Setup of run A:
## RISC
module RISC (destinoWrWB,escribir,PCsrc,result,PCoutMEM,NReset,clk,alu_outMEM,WriteDataInMEM,datoMemOut,InstruccionIn,PCinIF,MemWriteInMEM);
Size: about 6300 cells after synthesis, roughly 1400 flip-flops, about 230 I/O pins, ~66000 um2 of cells after synthesis.
export LEC_CHECK = 0
export CAP_MARGIN = 40
export CELL_PAD_IN_SITES_DETAIL_PLACEMENT = 0
export CORE_MARGIN = 2
export CORE_UTILIZATION = 72
export CTS_CLUSTER_DIAMETER = 95
export CTS_CLUSTER_SIZE = 13
export GPL_ROUTABILITY_DRIVEN = 0
export MAX_ROUTING_LAYER = met5
export MIN_ROUTING_LAYER = met1
export PLACE_DENSITY_LB_ADDON = 0.03
export SETUP_SLACK_MARGIN = 0.66
export SLEW_MARGIN = 20
create_clock -name core_clock -period 4.82 [get_ports {clk}]
run.sh (not shown) runs the stock make flow with config.mk's settings and CLKGATE_MAP_FILE=.
In run A the implementation ran to completion but is not tape-out ready, as the final checks report negative setup slack.
The following lists how run B was set up differently from run A:
Settings: MAX_ROUTING_LAYER no longer set, was met5; CAP_MARGIN now 20, was 40; CORE_UTILIZATION now 20, was 72; MIN_ROUTING_LAYER no longer set, was met1; CELL_PAD_IN_SITES_DETAIL_PLACEMENT no longer set, was 0; CTS_CLUSTER_SIZE no longer set, was 13; SETUP_SLACK_MARGIN no longer set, was 0.66; CTS_CLUSTER_DIAMETER no longer set, was 95; GPL_ROUTABILITY_DRIVEN no longer set, was 0; PLACE_DENSITY_LB_ADDON no longer set, was 0.03; the clock period (ns, I/O delays scaled along) now 6.66, was 4.82.
Findings:
- Run B: PASS, flow complete, no timing, DRC or antenna violations
- Per the comparison of run B with run A, transition time of the tightest slew-check pin rose 0.19 ns; relative area of clock buffers and inverters in the final design moved up; post-route standard cell area excluding fillers picked up an extra about 4%; simple-gate area share of the yosys netlist ~0 delta; final standard cell utilization of the core fell 59 points.
- Looking at non-filler instance count after layout, run B sits about 40% above run A.
#### Input delta (run C over run B)
Settings: CORE_UTILIZATION changed from 20 to 56; the clock period (ns, I/O delays scaled along) changed from 6.66 to 3.82.
## What came out
Run C finished all stages; layout check result: FAIL, due to negative setup slack.
Run C: worst slew margin relative to its limit is 4.3 points higher than what run B reported.
Standard cell area after detailed placement across run B and run C: no real change.
Global-route usage, run B and run C: smaller value in run B
Run C does worse than run B on global-route wire length before repair.
Between run B and run C, the fraction of the mapped netlist area in simple logic gates figures differ only marginally.
Run C: count of inserted tapcells 65% below run B
Re aggregate global routing overflow: no difference whatsoever between run C and run B.
The following lists how run D was set up differently from run C:
Settings: ABC_AREA: unset -> 1; CTS_CLUSTER_DIAMETER: unset -> 360; SETUP_SLACK_MARGIN: unset -> 1.14; CORE_UTILIZATION: 56 -> 71; the clock period (ns, I/O delays scaled along): 3.82 -> 4.94.
Findings:
Run D went all the way through the flow, and no timing, DRC or antenna check failed.
Run D: core utilization before placement is 15 points higher than what run C reported.
Wire: run D routes more than run C
Against run C, run D reports a area after detailed placement that is higher.
Between run C and run D, ratio of final minimum period to clock period is higher for run C, run D comes in under that.
Run C → run D: cell count increased by 1959 relative to the old numbers; mapped cell area +8.5%; share of total power in the clock network went up by 3.7 points.
Overall power delta for run D relative to run C: about 30% lower
Run D vs run C on via count: run D is the higher one.
Measured against each other, run C and run D differ in fraction of standard cell area that is sequential, the lower figure coming from run D.

* * *

== job 9688 ==
RISC again, from the RTL that the note above started with.
export LEC_CHECK = 0
export CAP_MARGIN = 30
export CELL_PAD_IN_SITES_DETAIL_PLACEMENT = 0
export CORE_MARGIN = 2
export CORE_UTILIZATION = 72
export CTS_CLUSTER_DIAMETER = 365
export CTS_CLUSTER_SIZE = 13
export GPL_ROUTABILITY_DRIVEN = 0
export MAX_ROUTING_LAYER = met5
export MIN_ROUTING_LAYER = met1
export PLACE_DENSITY_LB_ADDON = 0.03
export SETUP_SLACK_MARGIN = 0.71
export SLEW_MARGIN = 35
export TNS_END_PERCENT = 5
create_clock -name core_clock -period 4.9 [get_ports {clk}]
Completing all stages was not enough for job 9688: its layout failed the final checks because of setup timing.
Setup changes, job 9688 to job 4162
- a deleted MAX_ROUTING_LAYER that had been met5
- a deleted MIN_ROUTING_LAYER that had been met1
- an added PLACE_DENSITY of 0.65
- a deleted CTS_CLUSTER_DIAMETER that had been 365
- a deleted PLACE_DENSITY_LB_ADDON that had been 0.03
- a deleted GPL_ROUTABILITY_DRIVEN that had been 0
- a deleted SETUP_SLACK_MARGIN that had been 0.71
- a deleted CELL_PAD_IN_SITES_DETAIL_PLACEMENT that had been 0
- a change of CTS_CLUSTER_SIZE from 13 to 44
- a change of SLEW_MARGIN from 35 to 20
- a change of CAP_MARGIN from 30 to 20
- a change of the clock period (ns, I/O delays scaled along) from 4.9 to 3.7
Findings:
Job 4162 against job 9688: number of global-route vias before repair shows an increase of 10%, share of the core filled with cells higher, number of vias after detailed routing went up about 6%, routed wire length saw an increase.
| overall power of the completed layout | job 4162 vs job 9688 | 17 mW higher |
Summary — post-synthesis to final-layout area growth, job 4162 relative to job 9688: higher, by 5.0 points.
Job 4162: complete, dirty (setup timing)
The sequential cell count of job 4162 and that of job 9688 are within noise of each other.
Relative to job 4162, the following input files were edited for job 2774:
- TNS_END_PERCENT no longer set, was 5
- CAP_MARGIN now 15, was 20
- the clock period (ns, I/O delays scaled along) now 4.66, was 3.7
- Each of job 4162 and job 2774 falls short of a clean finish.
- Completing all stages was not enough for job 2774: its layout failed the final checks because of setup timing.
- Register-to-register slack for job 2774: 0.72 ns up relative to job 4162
- Job 2774 reports its type of the worst min-delay path as in2async while job 4162 reports reg2reg.
- Taking job 4162 over job 2774, the number of cells upsized or downsized after cts ratio works out to 1.3.
- Higher share of the cycle needed by the critical path after routing was reported by job 4162, not job 2774.
- The global-route wire length before repair of job 2774 falls short of that of job 4162 by 1.8%.
- Side by side, count of clock buffers in the final design turned out higher in job 2774 than in job 4162.
- [compare] base=job 4162 new=job 2774: total power draw lower; cell area lower; switching power total lower.
## Diff of input files: job 9198 against job 2774
- PLACE_DENSITY no longer set, was 0.65
- ABC_AREA now 1, previously not set
- CORE_UTILIZATION now 62, was 72
- CAP_MARGIN now 20, was 15
- CTS_CLUSTER_SIZE no longer set, was 44
- the clock period (ns, I/O delays scaled along) now 3.79, was 4.66
Notes after the runs:
- The final report for job 9198 shows a completed flow and a layout that fails verification, specifically setup timing.
- Compared with job 2774, in job 9198 proportion of synthesized chip area in sequential cells now sits lower; initial antenna violation count now sits higher.
- Between job 2774 and job 9198, core utilization is higher for job 2774, job 9198 comes in under that.
Here is what was changed in the inputs of job 8618 compared with job 9198.
- ABC_AREA removed (was 1)
- PLACE_DENSITY newly set to 0.65
- CTS_CLUSTER_SIZE newly set to 44
- CORE_UTILIZATION changed from 62 to 72
- the clock period (ns, I/O delays scaled along) changed from 3.79 to 3.7
[summary]
Complete run, failing final checks: job 8618, reason setup timing.
In the tables for job 8618 and job 9198, clock share of power reads lower with job 8618.
Delta (job 8618 minus job 9198): total grt overflow barely changed; post-DP HPWL fell by 25 mm.
Run comparison: job 8618 slowest cell on the critical path or4b_4; job 9198 slowest cell on the critical path dfrtp_2
The final reports for job 8618 and job 9198 show number of logic stages on the critical path including buffering lower in the former.
Diff job 9198 -> job 8618: fraction of the mapped netlist area in simple logic gates went down, number of fill cells in the layout went down.
Between job 8618 and job 9198, it is job 8618 whose detailed-route via count is lower, by about 15%.
Power is estimated from default activity; no workload was simulated.
